==> inputs of wip/sierra <==
## ml_demodulator
module ml_demodulator(
    i_clk,
    i_reset,
    i_trig,
    i_y_hat,
    i_r,
    i_rd_rdy,
    o_rd_vld,
    o_llr,
    o_hard_bit
);
export LEC_CHECK = 0
export CAP_MARGIN = 15
export CORE_MARGIN = 2
export CORE_UTILIZATION = 72
export CTS_CLUSTER_DIAMETER = 192
export CTS_CLUSTER_SIZE = 96
export PLACE_DENSITY = 0.6
export SLEW_MARGIN = 20
export TNS_END_PERCENT = 5
create_clock -name core_clock -period 7.52 [get_ports {i_clk}]
run.sh (not shown) runs the stock make flow with config.mk's settings and CLKGATE_MAP_FILE=.
==> wip/delta: changes against wip/sierra <==
==> flow/config.mk (replaced) <==
export PLATFORM = sky130hd
export DESIGN_NAME = ml_demodulator
export DESIGN_NICKNAME = ml_demodulator
export VERILOG_FILES = /design/flow/design.v
export SDC_FILE = /design/flow/constraint.sdc
export NUM_CORES = 4
export LEC_CHECK = 0
export ABC_AREA = 1
export CAP_MARGIN = 20
export CORE_MARGIN = 2
export CORE_UTILIZATION = 21
export CTS_CLUSTER_DIAMETER = 150
export PLACE_DENSITY = 0.6
export SLEW_MARGIN = 20
==> flow/constraint.sdc (replaced) <==
create_clock -name core_clock -period 11.0 [get_ports {i_clk}]
set_input_delay 2.2000 -clock core_clock [delete_from_list [all_inputs] [get_ports {i_clk}]]
set_output_delay 2.2000 -clock core_clock [all_outputs]
set_load 0.01 [all_outputs]
==> summary.txt <==
Physical implementation status

The area share of and/or/nand/nor cells after synthesis stands at 8.98%. After detailed placement, the design holds a cell count of 9,609. Timing analysis after detailed placement gives a worst setup slack of -2430 ps. Row generation in the floorplan step produced 109 rows.

Per the post-synthesis stats, the area per cell is 9.00 um^2. The flow did not finish. The sequential share of the synthesized area stands at 21.4%. The die outline width stands at 301 um.

The stage where the run came to a stop is 5_1_grt. The xor/xnor share of the synthesized area stands at 16.7%. Synthesis handed over a netlist of 7,066 instances.

The core region is 88,000 um^2. The post-placement cell area stands at 77,300 um^2. Summing every instance area after synthesis gives 63,600 um^2.
the above is filed under wip/sierra

==> summary.txt <==
Physical implementation status

The run finished with no timing, DRC or antenna violations. Synthesis handed over a netlist of 9,249 instances. The xor/xnor share of the synthesized area stands at 12.8%. The area share of and/or/nand/nor cells after synthesis stands at 19.6%.

The path depth of the worst reg2reg path stands at 48. Setup slack on the worst path after placement came out at 730 ps. The die outline width stands at 572 um. The count of standard-cell rows stands at 208. The number of cells in the yosys synthesis report stands at 9,249. The post-placement cell area stands at 74,700 um^2. The cell area after technology mapping stands at 67,900 um^2. On the critical path, the stage with the largest delay is an instance of sky130_fd_sc_hd__dfrtp_4.
the above is filed under wip/delta


========
==> job 9572: inputs <==
Starting RTL as in the previous note.
export LEC_CHECK = 0
export CAP_MARGIN = 15
export CORE_MARGIN = 2
export CORE_UTILIZATION = 72
export CTS_CLUSTER_DIAMETER = 192
export CTS_CLUSTER_SIZE = 96
export PLACE_DENSITY = 0.6
export SLEW_MARGIN = 20
export TNS_END_PERCENT = 5
create_clock -name core_clock -period 7.51 [get_ports {i_clk}]
==> job 5879 (differences from job 9572) <==
Settings changed: CAP_MARGIN 15 to 20, CORE_UTILIZATION 72 to 44, CTS_CLUSTER_DIAMETER 192 to not set, CTS_CLUSTER_SIZE 96 to not set, TNS_END_PERCENT 5 to not set.
==> flow/constraint.sdc (replaced) <==
create_clock -name core_clock -period 10.7 [get_ports {i_clk}]
set_input_delay 2.1400 -clock core_clock [delete_from_list [all_inputs] [get_ports {i_clk}]]
set_output_delay 2.1400 -clock core_clock [all_outputs]
set_load 0.01 [all_outputs]
==> comparison table <==
item                                                      job 5879                   job 9572
Status                            no timing/DRC/antenna violations  aborted with a tool error
Last stage reached                                               -   global routing (5_1_grt)
Count of placed standard cells including taps                 9078                       9653
H-tree Lvls                                                      3                          1
Number of buffers inserted during clock tree synthesis          72                         12
Hpwl dp                                                     163 mm                     189 mm
# port buffers                                                 212                        212
Floorplan utilization                                        0.443                      0.723
Die outline area                                         0.148 mm²                 0.0907 mm²
Cts repair resizes                                               0                        331
Post-Synth Simple-Gate Area                                 0.0898                     0.0898
Placer Congestion                                            0.968                       1.05
Total core area                                          0.143 mm²                 0.0880 mm²
Number of clock sinks                                          541                        541
Area post-placement                                     0.0682 mm²                 0.0776 mm²
Post-CTS repair timing setup buffer count                        0                         81
Die extent in y                                             384 µm                     301 µm
Mux frac, synth                                             0.0710                     0.0710
Async S/R FF share, synth                                     1.00                       1.00
Synth warnings                                                  19                         19
Worst Setup Slack post-DPL                                  102 ps                   -2420 ps
Placement row count                                            139                        109
Die span in x                                               384 µm                     301 µm

========
==> inputs of 05-20 <==
Starting RTL as in the previous note.
make LEC_CHECK=0 ABC_AREA=1 CAP_MARGIN=20 CORE_MARGIN=7 CORE_UTILIZATION=40 SLEW_MARGIN=0 finish   # period 8.51 ns
==> 04-14: changes against 05-20 <==
--- a/flow/config.mk
+++ b/flow/config.mk
@@ -7,6 +7,7 @@
 export LEC_CHECK = 0
-export ABC_AREA = 1
 export CAP_MARGIN = 20
-export CORE_MARGIN = 7
-export CORE_UTILIZATION = 40
-export SLEW_MARGIN = 0
+export CORE_MARGIN = 2
+export CORE_UTILIZATION = 70
+export MAX_ROUTING_LAYER = met4
+export PLACE_DENSITY = 0.6
+export SLEW_MARGIN = 20
==> flow/constraint.sdc (replaced) <==
create_clock -name core_clock -period 8.81 [get_ports {i_clk}]
set_input_delay 1.7620 -clock core_clock [delete_from_list [all_inputs] [get_ports {i_clk}]]
set_output_delay 1.7620 -clock core_clock [all_outputs]
set_load 0.01 [all_outputs]
==> 09-25: changes against 05-20 <==
--- a/flow/config.mk
+++ b/flow/config.mk
@@ -7,6 +7,6 @@
 export LEC_CHECK = 0
-export ABC_AREA = 1
 export CAP_MARGIN = 20
-export CORE_MARGIN = 7
-export CORE_UTILIZATION = 40
-export SLEW_MARGIN = 0
+export CORE_MARGIN = 2
+export CORE_UTILIZATION = 16
+export PLACE_DENSITY = 0.6
+export SLEW_MARGIN = 20
==> flow/constraint.sdc (replaced) <==
create_clock -name core_clock -period 11.8 [get_ports {i_clk}]
set_input_delay 2.3600 -clock core_clock [delete_from_list [all_inputs] [get_ports {i_clk}]]
set_output_delay 2.3600 -clock core_clock [all_outputs]
set_load 0.01 [all_outputs]
==> 12-05: changes against 05-20 <==
--- a/flow/config.mk
+++ b/flow/config.mk
@@ -7,6 +7,8 @@
 export LEC_CHECK = 0
-export ABC_AREA = 1
 export CAP_MARGIN = 20
-export CORE_MARGIN = 7
-export CORE_UTILIZATION = 40
-export SLEW_MARGIN = 0
+export CORE_MARGIN = 2
+export CORE_UTILIZATION = 72
+export CTS_CLUSTER_SIZE = 41
+export HOLD_SLACK_MARGIN = -0.08
+export SETUP_SLACK_MARGIN = 2.77
+export SLEW_MARGIN = 20
==> flow/constraint.sdc (replaced) <==
create_clock -name core_clock -period 9.44 [get_ports {i_clk}]
set_input_delay 1.8880 -clock core_clock [delete_from_list [all_inputs] [get_ports {i_clk}]]
set_output_delay 1.8880 -clock core_clock [all_outputs]
set_load 0.01 [all_outputs]
==> impl_metrics.csv <==
group,metric,value,unit
layout,flop-count,541,
sta,setup_ws,-0.5887,ns
global_routing,grt_antenna_before_repair,7,
yosys,simple_gate_share,0.08984,
hold_path,hold_start,"output_buf_r[47]",
yosys,mux_share,0.07100,
sta,finalSetupViolations,63,
run_status,violations,"setup timing",
layout,comb_share,0.6611,
run,max-cap-violations,0,
yosys,ys_sh_aoi,0.1575,
run_status,outcome,"failed layout checks",
critical_path,crit_arrival,10.59,ns
floorplan,n_tap_cell,1165,
cts,cts_resized,325,
The numbers above come from 12-05.

==> impl_metrics.csv <==
group,metric,value,unit
run_status,outcome,"did not finish",
placed_design,dpl_cell_area,72550,sq um
yosys,yosys.area_share.xor_xnor,0.1674,
run_status,stop_stage,"global routing",
yosys,ys_sh_aoi,0.1575,
yosys,ys_seq_frac,0.2139,
yosys,syn_inst,7066,
yosys,simple_gate_share,0.08984,
yosys,area_leaders,"dfrtp_1, ha_1, xnor2_1",
yosys,mux_share,0.07100,
cts,cts-root-buf,"clkbuf_16",
yosys,synthFlopType,"dfrtp_1",
cts,cts_resized,381,
floorplan,die_w,305.4,microns
yosys,adder_share,0.2406,
cts,postCtsSetupBuffers,125,
yosys,netlist.area_leader.share,0.1916,
The numbers above come from 04-14.

==> impl_metrics.csv <==
group,metric,value,unit
run_status,outcome,"failed layout checks",
run_status,violations,"setup timing",
layout,flop-count,541,
cts,cts_resized,457,
critical_path,crit_arrival,9.35,ns
floorplan,n_tap_cell,2204,
yosys,simple_gate_share,0.1965,
yosys,mux_share,0.001180,
run,max-cap-violations,0,
sta,finalSetupViolations,54,
hold_path,hold_start,"min_r[10]",
layout,comb_share,0.6006,
sta,setup_ws,-0.2121,ns
yosys,ys_sh_aoi,0.1547,
The numbers above come from 05-20.

==> impl_metrics.csv <==
group,metric,value,unit
layout,comb_share,0.6211,
sta,setup_ws,0.7640,ns
floorplan,n_tap_cell,5242,
run_status,outcome,"no timing/DRC/antenna violations",
critical_path,crit_arrival,11.67,ns
layout,flop-count,541,
hold_path,hold_start,"state_r[2]",
global_routing,grt_antenna_before_repair,7,
yosys,mux_share,0.07100,
yosys,ys_sh_aoi,0.1575,
The numbers above come from 09-25.

